==> flow/design.v (excerpt) <==
    module apb_uart (
    input  wire        pclk,
    input  wire        presetn,
    input  wire [31:0] paddr,
    input  wire        psel,
    input  wire        penable,
    input  wire        pwrite,
    input  wire [31:0] pwdata,
    output reg  [31:0] prdata,
    output wire        pready,
    output wire        pslverr,
    output wire        tx_o,
    input  wire        rx_i
);
Size: roughly 380 flip-flops.
make LEC_CHECK=0 ABC_AREA=1 CAP_MARGIN=20 CORE_MARGIN=2 CORE_UTILIZATION=68 CTS_CLUSTER_DIAMETER=361 SLEW_MARGIN=20 finish   # period 2.73 ns
run.sh (not shown) runs the stock make flow with config.mk's settings and CLKGATE_MAP_FILE=.
The starting point finished but failed the layout checks on negative setup slack.
==> next run, changes <==
- ABC_AREA: 1 -> default
- CORE_UTILIZATION: 68 -> 63
- CTS_CLUSTER_DIAMETER: 361 -> default
- clock period: 2.73 -> 4.88 ns (I/O delays scaled with it)
- With this change the flow produced a clean layout
- flip-flop count does not change
- worst setup slack gets better by 0.83 ns
- count of clock-buffer cells in the layout is unchanged
- via count goes down by 16%
- synthesized area goes down by 0.62%
- core utilization goes down by 11 points
- design area goes down by 7.3%
- total power goes down by 45%
- first-iteration DRC count goes down by 31%
==> next run, changes <==
- ABC_AREA: default -> 1
- CORE_UTILIZATION: 63 -> 72
- CTS_CLUSTER_DIAMETER: default -> 343
- clock period: 4.88 -> 2.76 ns (I/O delays scaled with it)
With this change the flow ran to the end with violations: negative setup slack.
Routed wire length went up by 22%.
First-iteration DRC count rose by 70%.
Cell count rises by 26%.
Flip-flop count does not change.
Synthesized cell count climbs by 26%.
Worst setup slack degrades by 0.76 ns.
Design area rises by 6.9%.
Area after synthesis rises by 0.63%.
==> next run, changes <==
- CORE_UTILIZATION: 72 -> 17
- CTS_CLUSTER_DIAMETER: 343 -> default
- PLACE_DENSITY_LB_ADDON: default -> 0.14
- clock period: 2.76 -> 7.75 ns (I/O delays scaled with it)
With this change the flow finished clean.
Die area is higher to 4.1 times its value.
Via count went down by 12%.
Power shrinks by 64%.
Combinational power falls by 71%.

---

Starting RTL as in the previous note.
Settings: LEC_CHECK=0, CAP_MARGIN=20, CORE_MARGIN=2, CORE_UTILIZATION=40, SLEW_MARGIN=20; clock period 6.0 ns.
Then changed:
- CELL_PAD_IN_SITES_GLOBAL_PLACEMENT: unset -> 0
- CORE_ASPECT_RATIO: unset -> 1.08
- PLACE_DENSITY_LB_ADDON: unset -> 0.11
- SETUP_SLACK_MARGIN: unset -> 0.77
Outcome: The changed run ran to the end with no violations; synthesized cell count is unchanged; via count decreases by 1.7%; sequential cell count does not change; clock-buffer cell count increases by 16; core utilization came out higher by 0.34 points.
Then changed:
- CTS_CLUSTER_DIAMETER: unset -> 60
- CTS_CLUSTER_SIZE: unset -> 62
- PLACE_DENSITY_LB_ADDON: 0.11 -> 0.07
- SLEW_MARGIN: 20 -> 35
- clock period: 6.0 -> 3.38 ns (I/O delays scaled with it)
After rerunning:
- The new run produced a layout that fails on setup timing
- worst setup slack degrades by 1.3 ns
- clock-buffer cell count came out lower by 20
- non-clock buffer count rose by 134
- routed wire length rose by 6.5%
- synthesized cell count stays the same
- global-route usage rose by 1.1 points
- cell area went up by 11%
Then changed:
- CELL_PAD_IN_SITES_GLOBAL_PLACEMENT: 0 -> unset
- CORE_ASPECT_RATIO: 1.08 -> unset
- CORE_UTILIZATION: 40 -> 65
- CTS_CLUSTER_DIAMETER: 60 -> unset
- CTS_CLUSTER_SIZE: 62 -> unset
- MAX_ROUTING_LAYER: unset -> met4
- PLACE_DENSITY_LB_ADDON: 0.07 -> unset
- SETUP_SLACK_MARGIN: 0.77 -> unset
- SLEW_MARGIN: 35 -> 20
- clock period: 3.38 -> 4.51 ns (I/O delays scaled with it)
The changed run went through all stages and came out clean.
Sequential power drops by 25%.
Combinational power fell by 41%.
Final area is lower by 11%.
Die area went down by 38%.
Global-route usage increases by 9.3 points.
Utilization came out higher by 23 points.
Clock-buffer cell count goes up by 13.
Clock skew fell by 0.024 ns.

---

The RTL this note starts from:
==> flow/design.v <==
module baud_gen #(
    parameter DIV_WIDTH = 20
)(
    input  wire                 clk,
    input  wire                 rst_n,
    input  wire [DIV_WIDTH-1:0] divisor,
    output reg                  tick_16x
);
    reg [DIV_WIDTH-1:0] counter;
    always @(posedge clk or negedge rst_n) begin
        if (!rst_n) begin
            counter  <= 0;
            tick_16x <= 0;
        end else begin
            if (divisor <= 1) begin
                tick_16x <= 1'b0;
                counter  <= 0;
            end
            else if (counter == divisor - 1) begin
                tick_16x <= 1'b1;
                counter  <= 0;
            end 
            else begin
                tick_16x <= 1'b0;
                counter  <= counter + 1;
            end
        end
    end
endmodule
module sync_fifo #(
    parameter DATA_WIDTH = 8,
    parameter DEPTH      = 16
)(
    input  wire                  clk,
    input  wire                  rst_n,
    input  wire                  wr_en,
    input  wire [DATA_WIDTH-1:0] din,
    input  wire                  rd_en,
    output wire [DATA_WIDTH-1:0] dout,  
    output wire                  full,
    output wire                  empty
);
    localparam PTR_WIDTH = $clog2(DEPTH);
    reg [DATA_WIDTH-1:0] mem [0:DEPTH-1];
    reg [PTR_WIDTH:0]    count;
    reg [PTR_WIDTH-1:0]  wr_ptr, rd_ptr;
    assign dout  = mem[rd_ptr];
    assign full  = (count == DEPTH);
    assign empty = (count == 0);
    always @(posedge clk or negedge rst_n) begin
        if (!rst_n) begin
            count  <= 0;
            wr_ptr <= 0;
            rd_ptr <= 0;
        end else begin
            case ({wr_en && !full, rd_en && !empty})
                2'b10: begin  
                    mem[wr_ptr] <= din;
                    wr_ptr      <= (wr_ptr == DEPTH-1) ? 0 : wr_ptr + 1;
                    count       <= count + 1;
                end
                2'b01: begin  
                    rd_ptr      <= (rd_ptr == DEPTH-1) ? 0 : rd_ptr + 1;
                    count       <= count - 1;
                end
                2'b11: begin  
                    mem[wr_ptr] <= din;
                    wr_ptr      <= (wr_ptr == DEPTH-1) ? 0 : wr_ptr + 1;
                    rd_ptr      <= (rd_ptr == DEPTH-1) ? 0 : rd_ptr + 1;
                end
                default: ; 
            endcase
        end
    end
endmodule
module uart_tx (
    input  wire       clk,
    input  wire       rst_n,
    input  wire       tx_start,     
    input  wire [7:0] din,          
    input  wire       s_tick,
    output reg        tx_busy,     
    output reg        tx
);
    localparam [1:0] IDLE=0, START=1, DATA=2, STOP=3;
    reg [1:0] state, next_state;
    reg [3:0] s_count;
    reg [2:0] n_count;
    reg [7:0] tx_reg;
    always @(posedge clk or negedge rst_n) begin
        if (!rst_n) begin
            state   <= IDLE;
            s_count <= 0;
            n_count <= 0;
            tx_reg  <= 0;
            tx      <= 1'b1;
        end else begin
            state <= next_state;
            case (state)
                IDLE: begin
                    tx <= 1'b1;
                    if (tx_start) begin
                        tx_reg  <= din;
                        s_count <= 0;
                    end
                end
                START: begin
                    tx <= 1'b0;
                    n_count <= 0; 
                    if (s_tick) s_count <= (s_count == 15) ? 0 : s_count + 1;
                end
                DATA: begin
                    tx <= tx_reg[0];  
                    if (s_tick) begin
                        if (s_count == 15) begin
                            s_count <= 0;
                            tx_reg  <= tx_reg >> 1;
                            if (n_count < 7) n_count <= n_count + 1;
                        end else s_count <= s_count + 1;
                    end
                end
                STOP: begin
                    tx <= 1'b1;
                    if (s_tick) begin
                        if (s_count == 15) s_count <= 0;
                        else s_count <= s_count + 1;
                    end
                end
            endcase
        end
    end
    always @(*) begin
        next_state = state;
        tx_busy    = 1'b1; 
        case (state)
            IDLE: begin
                tx_busy = 1'b0; 
                if (tx_start) next_state = START;
            end
            START: if (s_tick && s_count == 15) next_state = DATA;
            DATA:  if (s_tick && s_count == 15 && n_count == 7) next_state = STOP;
            STOP:  if (s_tick && s_count == 15) next_state = IDLE;
        endcase
    end
endmodule
module uart_rx (
    input  wire       clk,
    input  wire       rst_n,
    input  wire       rx,          
    input  wire       s_tick,
    output reg  [7:0] dout,
    output reg        rx_done_tick
);
    localparam [1:0] IDLE=0, START=1, DATA=2, STOP=3;
    reg [1:0] state, next_state;
    reg [3:0] s_count;
    reg [2:0] n_count;
    reg [7:0] rx_reg;
    always @(posedge clk or negedge rst_n) begin
        if (!rst_n) begin
            state   <= IDLE;
            s_count <= 0;
            n_count <= 0;
            rx_reg  <= 0;
            dout    <= 0;
            rx_done_tick <= 0;
        end else begin
            state <= next_state;
            rx_done_tick <= 1'b0;
            case (state)
                IDLE: if (~rx) s_count <= 0;
                START: begin
                    n_count <= 0;  
                    if (s_tick) s_count <= (s_count == 7) ? 0 : s_count + 1;
                end
                DATA: if (s_tick) begin
                    if (s_count == 15) begin
                        s_count <= 0;
                        rx_reg <= {rx, rx_reg[7:1]};
                        if (n_count < 7) n_count <= n_count + 1;
                    end else s_count <= s_count + 1;
                end
                STOP: if (s_tick) begin
                    if (s_count == 15) begin
                         rx_done_tick <= 1'b1;
                         dout <= rx_reg;
                         s_count <= 0;
                    end else s_count <= s_count + 1;
                end
            endcase
        end
    end
    always @(*) begin
        next_state = state;
        case (state)
            IDLE:  if (~rx) next_state = START;
            START: if (s_tick && s_count == 7) next_state = (~rx) ? DATA : IDLE;
            DATA:  if (s_tick && s_count == 15 && n_count == 7) next_state = STOP;
            STOP:  if (s_tick && s_count == 15) next_state = IDLE;
        endcase
    end
endmodule
    module apb_uart (
    input  wire        pclk,
    input  wire        presetn,
    input  wire [31:0] paddr,
    input  wire        psel,
    input  wire        penable,
    input  wire        pwrite,
    input  wire [31:0] pwdata,
    output reg  [31:0] prdata,
    output wire        pready,
    output wire        pslverr,
    output wire        tx_o,
    input  wire        rx_i
);
    initial begin
        if (16 < 2) $error("FIFO DEPTH must be >= 2");
    end
    wire rst_n = presetn; 
    assign pready  = 1'b1;   
    assign pslverr = 1'b0;
    reg rx_sync1, rx_sync2;
    always @(posedge pclk or negedge rst_n) begin
        if (!rst_n) begin
            rx_sync1 <= 1'b1;
            rx_sync2 <= 1'b1;
        end else begin
            rx_sync1 <= rx_i;
            rx_sync2 <= rx_sync1; 
        end
    end
    reg  [19:0] baud_divisor;
    wire        s_tick;
    wire [7:0]  tx_fifo_out, rx_fifo_out, rx_data_raw;
    wire        tx_full, tx_empty, rx_full, rx_empty;
    wire        rx_done_tick;
    wire        uart_tx_busy;
    reg         tx_fifo_rd_en;
    reg         uart_tx_start;
    reg  [7:0]  uart_tx_data_latched;
    wire wr_en = psel & penable & pwrite;
    wire rd_en = psel & penable & ~pwrite;
    wire [3:0] addr = paddr[3:0];
    localparam [1:0] S_TX_IDLE = 0, S_TX_POP = 1, S_TX_START = 2;
    reg [1:0] tx_fsm_state;
    always @(posedge pclk or negedge rst_n) begin
        if (!rst_n) begin
            tx_fsm_state   <= S_TX_IDLE;
            tx_fifo_rd_en  <= 0;
            uart_tx_start  <= 0;
            uart_tx_data_latched <= 0;
        end else begin
            tx_fifo_rd_en <= 0;
            uart_tx_start <= 0;
            case (tx_fsm_state)
                S_TX_IDLE: begin
                    if (!tx_empty && !uart_tx_busy && !uart_tx_start) begin  
                        tx_fifo_rd_en <= 1; 
                        uart_tx_data_latched <= tx_fifo_out;
                        tx_fsm_state <= S_TX_START;
                    end
                end
                S_TX_START: begin
                    uart_tx_start <= 1; 
                    tx_fsm_state  <= S_TX_IDLE;
                end
                default: tx_fsm_state <= S_TX_IDLE;
            endcase
        end
    end
    always @(posedge pclk or negedge rst_n) begin
        if (!rst_n) baud_divisor <= 20'd325;
        else if (wr_en && addr == 4'h08) baud_divisor <= pwdata[19:0];
    end
    always @(*) begin
        prdata = 32'b0;
        case (addr)
            4'h00: prdata = {24'b0, rx_fifo_out}; 
            4'h04: prdata = {30'b0, rx_empty, tx_full};
            4'h08: prdata = {12'b0, baud_divisor};
            default: prdata = 32'b0;
        endcase
    end
    baud_gen #(.DIV_WIDTH(20)) u_baud (
        .clk(pclk), .rst_n(rst_n),
        .divisor(baud_divisor), .tick_16x(s_tick)
    );
    sync_fifo #(.DATA_WIDTH(8), .DEPTH(16)) u_tx_fifo (
        .clk(pclk), .rst_n(rst_n),
        .wr_en(wr_en && (addr == 4'h00)),
        .din(pwdata[7:0]),
        .rd_en(tx_fifo_rd_en), 
        .dout(tx_fifo_out), 
        .full(tx_full), .empty(tx_empty)
    );
    uart_tx u_tx (
        .clk(pclk), .rst_n(rst_n),
        .tx_start(uart_tx_start),
        .din(uart_tx_data_latched),
        .s_tick(s_tick),
        .tx_busy(uart_tx_busy),
        .tx(tx_o)
    );
    sync_fifo #(.DATA_WIDTH(8), .DEPTH(16)) u_rx_fifo (
        .clk(pclk), .rst_n(rst_n),
        .wr_en(rx_done_tick),
        .din(rx_data_raw),
        .rd_en(rd_en && (addr == 4'h00)),
        .dout(rx_fifo_out),
        .full(rx_full), .empty(rx_empty)
    );
    uart_rx u_rx (
        .clk(pclk), .rst_n(rst_n),
        .rx(rx_sync2), 
        .s_tick(s_tick),
        .dout(rx_data_raw),
        .rx_done_tick(rx_done_tick)
    );
endmodule
Settings: LEC_CHECK=0, CAP_MARGIN=20, CELL_PAD_IN_SITES_GLOBAL_PLACEMENT=0, CORE_ASPECT_RATIO=1.08, CORE_MARGIN=2, CORE_UTILIZATION=40, CTS_CLUSTER_DIAMETER=60, CTS_CLUSTER_SIZE=73, PLACE_DENSITY_LB_ADDON=0.11, SETUP_SLACK_MARGIN=0.77, SLEW_MARGIN=35; clock period 6.0 ns.
Edit:
==> flow/config.mk (replaced) <==
export PLATFORM = sky130hd
export DESIGN_NAME = apb_uart
export DESIGN_NICKNAME = apb_uart
export VERILOG_FILES = /design/flow/design.v
export SDC_FILE = /design/flow/constraint.sdc
export NUM_CORES = 4
export LEC_CHECK = 0
export ABC_AREA = 1
export CAP_MARGIN = 20
export CORE_MARGIN = 2
export CORE_UTILIZATION = 68
export CTS_CLUSTER_SIZE = 15
export SLEW_MARGIN = 20
==> flow/constraint.sdc (replaced) <==
create_clock -name core_clock -period 2.72 [get_ports {pclk}]
set_input_delay 0.5440 -clock core_clock [delete_from_list [all_inputs] [get_ports {pclk}]]
set_output_delay 0.5440 -clock core_clock [all_outputs]
set_load 0.01 [all_outputs]
What happened: The new run produced a layout that fails on negative setup slack; sequential cell count is unchanged; power goes up by well over a third; die size fell by well over a third; synthesized cell count increases by a quarter to a third; routed wire length goes up by a few percent; worst hold slack degrades by 0.28 ns; clock skew rises by 0.0062 ns; worst setup slack gets worse by 1.8 ns; critical path depth rises by 2; synthesized area came out higher slightly; sequential share of layout area is lower by 4.0 points.
Edit:
--- a/flow/config.mk
+++ b/flow/config.mk
@@ -11,2 +11,2 @@
-export CORE_UTILIZATION = 68
-export CTS_CLUSTER_SIZE = 15
+export CORE_UTILIZATION = 70
+export CTS_CLUSTER_SIZE = 16
==> flow/constraint.sdc (replaced) <==
create_clock -name core_clock -period 3.56 [get_ports {pclk}]
set_input_delay 0.7120 -clock core_clock [delete_from_list [all_inputs] [get_ports {pclk}]]
set_output_delay 0.7120 -clock core_clock [all_outputs]
set_load 0.01 [all_outputs]
Result: The changed run finished with timing, DRC and antenna clean. Total power falls by a quarter to a third. Wire length falls by a few percent. Global-route usage rises by 0.27 points. Synthesized cell count does not change. Cell area falls by a few percent. Sequential cell count stays the same. Combinational power falls by well over a third.
Power and IR drop assume default switching activity.
